==> inputs of 10-26 <==
==> flow/design.v <==
module PWM_duty_cycle (
    input clk,            
    input rst,            
    input pwm_in,         
    output reg [7:0] duty_cycle   
);
    reg [15:0] high_count, total_count;   
    reg pwm_prev;        
    reg update_flag;     
    reg first_period;    
    always @(posedge clk or posedge rst) begin
        if (rst) begin
            high_count <= 0;
            total_count <= 0;
            duty_cycle <= 0;
            pwm_prev <= 0;
            update_flag <= 0;
            first_period <= 1;   
        end else begin
            total_count <= total_count + 1;
            if (pwm_in) high_count <= high_count + 1;
            if (pwm_prev && ~pwm_in) begin
                if (!first_period && total_count > 0) begin
                    duty_cycle <= (high_count * 100) / total_count;   
                end
                first_period <= 0;   
                high_count <= 0;
                total_count <= 0;
            end
            pwm_prev <= pwm_in;   
        end
    end
endmodule
==> flow/run.sh <==
#!/bin/bash
# the make line also repeats each setting of config.mk as NAME=value (left out here)
make -C /OpenROAD-flow-scripts/flow DESIGN_CONFIG=/design/flow/config.mk WORK_HOME=/design/flow/orfs CLKGATE_MAP_FILE= finish
==> flow/config.mk <==
export PLATFORM = sky130hd
export DESIGN_NAME = PWM_duty_cycle
export DESIGN_NICKNAME = PWM_duty_cycle
export VERILOG_FILES = /design/flow/design.v
export SDC_FILE = /design/flow/constraint.sdc
export NUM_CORES = 4
export LEC_CHECK = 0
export ABC_AREA = 1
export CAP_MARGIN = 20
export CELL_PAD_IN_SITES_DETAIL_PLACEMENT = 0
export CELL_PAD_IN_SITES_GLOBAL_PLACEMENT = 0
export CORE_MARGIN = 2
export CORE_UTILIZATION = 24
export CTS_CLUSTER_DIAMETER = 156
export CTS_CLUSTER_SIZE = 43
export GPL_TIMING_DRIVEN = 0
export MIN_ROUTING_LAYER = met1
export PLACE_DENSITY_LB_ADDON = 0.09
export SETUP_SLACK_MARGIN = 0.82
export SLEW_MARGIN = 20
export TNS_END_PERCENT = 5
==> flow/constraint.sdc <==
create_clock -name core_clock -period 62.0 [get_ports {clk}]
set_input_delay 12.4000 -clock core_clock [delete_from_list [all_inputs] [get_ports {clk}]]
set_output_delay 12.4000 -clock core_clock [all_outputs]
set_load 0.01 [all_outputs]
==> inputs of 11-19, as changes to 10-26 <==
- CELL_PAD_IN_SITES_DETAIL_PLACEMENT: 0 -> not set
- CELL_PAD_IN_SITES_GLOBAL_PLACEMENT: 0 -> not set
- CORE_UTILIZATION: 24 -> 65
- CTS_CLUSTER_DIAMETER: 156 -> 363
- CTS_CLUSTER_SIZE: 43 -> 98
- GPL_TIMING_DRIVEN: 0 -> not set
- MIN_ROUTING_LAYER: met1 -> not set
- PLACE_DENSITY: not set -> 0.36
- PLACE_DENSITY_LB_ADDON: 0.09 -> not set
- SETUP_SLACK_MARGIN: 0.82 -> not set
- TNS_END_PERCENT: 5 -> not set
==> flow/constraint.sdc (replaced) <==
create_clock -name core_clock -period 52.7 [get_ports {clk}]
set_input_delay 10.5400 -clock core_clock [delete_from_list [all_inputs] [get_ports {clk}]]
set_output_delay 10.5400 -clock core_clock [all_outputs]
set_load 0.01 [all_outputs]
==> inputs of 12-13, as changes to 10-26 <==
- CELL_PAD_IN_SITES_DETAIL_PLACEMENT: 0 -> not set
- CELL_PAD_IN_SITES_GLOBAL_PLACEMENT: 0 -> not set
- CORE_UTILIZATION: 24 -> 72
- CTS_CLUSTER_DIAMETER: 156 -> not set
- CTS_CLUSTER_SIZE: 43 -> not set
- GPL_TIMING_DRIVEN: 0 -> not set
- MIN_ROUTING_LAYER: met1 -> not set
- PLACE_DENSITY: not set -> 0.38
- PLACE_DENSITY_LB_ADDON: 0.09 -> not set
- SETUP_SLACK_MARGIN: 0.82 -> not set
- TNS_END_PERCENT: 5 -> 10
==> flow/constraint.sdc (replaced) <==
create_clock -name core_clock -period 65.2 [get_ports {clk}]
set_input_delay 13.0400 -clock core_clock [delete_from_list [all_inputs] [get_ports {clk}]]
set_output_delay 13.0400 -clock core_clock [all_outputs]
set_load 0.01 [all_outputs]
==> notes <==
In flip-flop count, 12-13 and 10-26 do not differ. 10-26 finished with negative setup slack left. 12-13 reached the layout checks and failed them: negative setup slack. 11-19 died in 4_1_cts on DPL-0038. Between 12-13 and 10-26, the lower register-to-register slack is in 10-26 (gap 4.9 ns). Die area: 10-26 > 11-19 > 12-13. In 12-13 the cell area is lower than in 10-26, by 12%. Against 10-26, the sequential share of layout area of 12-13 is higher by 0.25 points. Setup slack: 12-13 is better than 10-26 (4.9 ns). First-iteration DRC count: 12-13 is larger than 10-26 (about 130%). Between 10-26 and 12-13, the lower global-route usage is in 10-26 (gap 26 points).
==> figures <==
Number of diodes: 11-19 -; 12-13 1; 10-26 0
Number of iterations in the first detailed-routing pass: 11-19 -; 12-13 10; 10-26 6
Routed len/inst: 11-19 -; 12-13 18.5 um; 10-26 17.9 um
Path type of the worst min-delay path: 11-19 -; 12-13 reg -> reg; 10-26 reg -> reg
Detail Route Antenna Nets: 11-19 -; 12-13 0; 10-26 0
Worst setup path endpoint: 11-19 -; 12-13 duty_cycle[0]; 10-26 duty_cycle[0]
Run status: 11-19 aborted with a tool error; 12-13 failed layout checks; 10-26 failed layout checks
Failing step: 11-19 4_1_cts; 12-13 -; 10-26 -
Reasons for failing layout checks: 11-19 -; 12-13 negative setup slack; 10-26 negative setup slack
Post-CTS Repair Setup Buffers: 11-19 -; 12-13 40; 10-26 521
Global routing's busiest layer: 11-19 -; 12-13 met2; 10-26 met2
Final Worst Setup Slack: 11-19 -; 12-13 -0.0843 ns; 10-26 -4.94 ns
Setup TNS: 11-19 -; 12-13 -0.0843 ns; 10-26 -8.42 ns
Met1 routing resource usage after global routing: 11-19 -; 12-13 57.5%; 10-26 27.0%
Placed Instance Area: 11-19 0.0623 mm^2; 12-13 0.0447 mm^2; 10-26 0.0464 mm^2
Number of pins with negative max-slew slack in the final report: 11-19 -; 12-13 0; 10-26 0
Clock Root Buffer: 11-19 -; 12-13 clkbuf_16; 10-26 clkbuf_16
Worst reg2reg path startpoint: 11-19 -; 12-13 high_count[6]; 10-26 high_count[3]
Vertical extent of the die: 11-19 259 um; 12-13 246 um; 10-26 424 um
